==> flow/design.v (excerpt) <==
module ks_add #(
    parameter N = 64
)
(
    input  logic         clk,
    input  logic         rstn_,
    input  logic         en,
    input  logic [N-1:0] a,
    input  logic [N-1:0] b,
    output logic [N-1:0] out
);
    localparam int stages = $clog2(N) + 1;
    function automatic integer log2_arr(input integer x);
        integer k;
        begin
            log2_arr = 0;
            for (k = 1; k < 31; k = k + 1)
                if (x >= (1 << k)) log2_arr = k;
        end
    endfunction
    genvar i;
    generate
        for (i = 0; i < stages; i++) begin : gen_pg
            logic [(N-(2**(i-1)))-1:0] g_reg_array;
            logic [(N-(2**(i-1)))-1:0] p_reg_array;
            logic [(N-(2**(i-1)))-1:0] p_out_array;
            logic [(N-(2**(i-1)))-1:0] g_out_array;
        end
    endgenerate
    genvar j;
    generate
        for (j = 0; j < stages; j++) begin : reg_assign
            always_ff @( posedge clk ) begin
                if ( !rstn_ ) begin
                    gen_pg[j].g_reg_array <= 0;
                    gen_pg[j].p_reg_array <= 0;
                end
                else if ( en ) begin
                    gen_pg[j].g_reg_array <= gen_pg[j].g_out_array;
                    gen_pg[j].p_reg_array <= gen_pg[j].p_out_array;
                end
                else begin
                    gen_pg[j].g_reg_array <= gen_pg[j].g_reg_array;
                    gen_pg[j].p_reg_array <= gen_pg[j].p_reg_array;
                end
            end
        end
    endgenerate
    genvar step;
    generate 
        for (i = 0; i < N; i++) begin
            pg_0 step0(a[i], b[i], gen_pg[0].p_out_array[i], gen_pg[0].g_out_array[i]);
        end
        for (step = 1; step <= stages; step++) begin
            for (i = 0; i < N-2**(step-1); i++) begin 
                if (step == 1) begin
                    pg_1plus stepn(gen_pg[0].p_reg_array[i+1],  
                                 gen_pg[0].g_reg_array[i+1], 
                                 gen_pg[0].p_reg_array[i], 
                                 gen_pg[0].g_reg_array[i], 
                                 gen_pg[step].p_out_array[i], 
  ...
For scale: roughly 3,800 cells after synthesis, about 200 I/O pins, about 29,000 um2 of cells after synthesis.
Settings: LEC_CHECK=0, ABC_AREA=1, CAP_MARGIN=30, CELL_PAD_IN_SITES_DETAIL_PLACEMENT=1, CELL_PAD_IN_SITES_GLOBAL_PLACEMENT=2, CORE_ASPECT_RATIO=0.54, CORE_MARGIN=7, CORE_UTILIZATION=40, CTS_CLUSTER_DIAMETER=274, CTS_CLUSTER_SIZE=20, GPL_ROUTABILITY_DRIVEN=0, MAX_ROUTING_LAYER=met4, MIN_ROUTING_LAYER=met1, PLACE_DENSITY=0.67, SLEW_MARGIN=35; clock period 2.0 ns.
run.sh (not shown) runs the stock make flow with config.mk's settings and CLKGATE_MAP_FILE=.
The starting point produced a layout that fails on negative setup slack.
Change:
- ABC_AREA: 1 -> not set
- CAP_MARGIN: 30 -> 20
- CELL_PAD_IN_SITES_DETAIL_PLACEMENT: 1 -> not set
- CELL_PAD_IN_SITES_GLOBAL_PLACEMENT: 2 -> not set
- CORE_ASPECT_RATIO: 0.54 -> not set
- CORE_MARGIN: 7 -> 2
- CORE_UTILIZATION: 40 -> 58
- CTS_CLUSTER_DIAMETER: 274 -> not set
- CTS_CLUSTER_SIZE: 20 -> not set
- GPL_ROUTABILITY_DRIVEN: 0 -> not set
- MAX_ROUTING_LAYER: met4 -> not set
- MIN_ROUTING_LAYER: met1 -> not set
- PLACE_DENSITY: 0.67 -> not set
- SLEW_MARGIN: 35 -> 20
- clock period: 2.0 -> 1.07 ns (I/O delays scaled with it)
The new run finished but fails on negative setup slack.
Routed wire length decreases by about 22%.
Combinational power increases by about 100%.
Register-to-register slack got worse by 0.05 ns.
Sequential share of layout area decreases by 2.6 points.
Via count decreases by 10%.
Change:
- CORE_UTILIZATION: 58 -> 71
- CTS_CLUSTER_SIZE: not set -> 31
- clock period: 1.07 -> 1.56 ns (I/O delays scaled with it)
The changed run reached the layout checks and failed them: negative setup slack.
Wire length went up by 6.5%.
Via count went up by 4.2%.
Die area went down by 18%.
Non-clock buffer count went down by 108.
Total power went down by 32%.
Change:
- CORE_UTILIZATION: 71 -> 68
- CTS_CLUSTER_SIZE: 31 -> not set
- HOLD_SLACK_MARGIN: not set -> -0.09
- MAX_ROUTING_LAYER: not set -> met4
- clock period: 1.56 -> 1.71 ns (I/O delays scaled with it)
This time the run went through all stages and came out clean.
Setup slack gains 0.16 ns.
Power came out lower by 8.8%.
Die area grows by 4.3%.
Critical path depth does not change.
Utilization is lower by 5.1 points.
Change:
- CELL_PAD_IN_SITES_DETAIL_PLACEMENT: not set -> 1
- CORE_UTILIZATION: 68 -> 40
- CTS_CLUSTER_SIZE: not set -> 20
- HOLD_SLACK_MARGIN: -0.09 -> not set
- MAX_ROUTING_LAYER: met4 -> not set
- MIN_ROUTING_LAYER: not set -> met2
- PLACE_DENSITY: not set -> 0.67
- clock period: 1.71 -> 2.0 ns (I/O delays scaled with it)
After rerunning:
- This time the run finished with negative setup slack left
- final cell count grows by 11%
- total power shrinks by 10%
- sequential share of layout area shrinks by 1.1 points
- via count grows by 39%
No activity file was given, so power comes from the tool's default toggle rates.
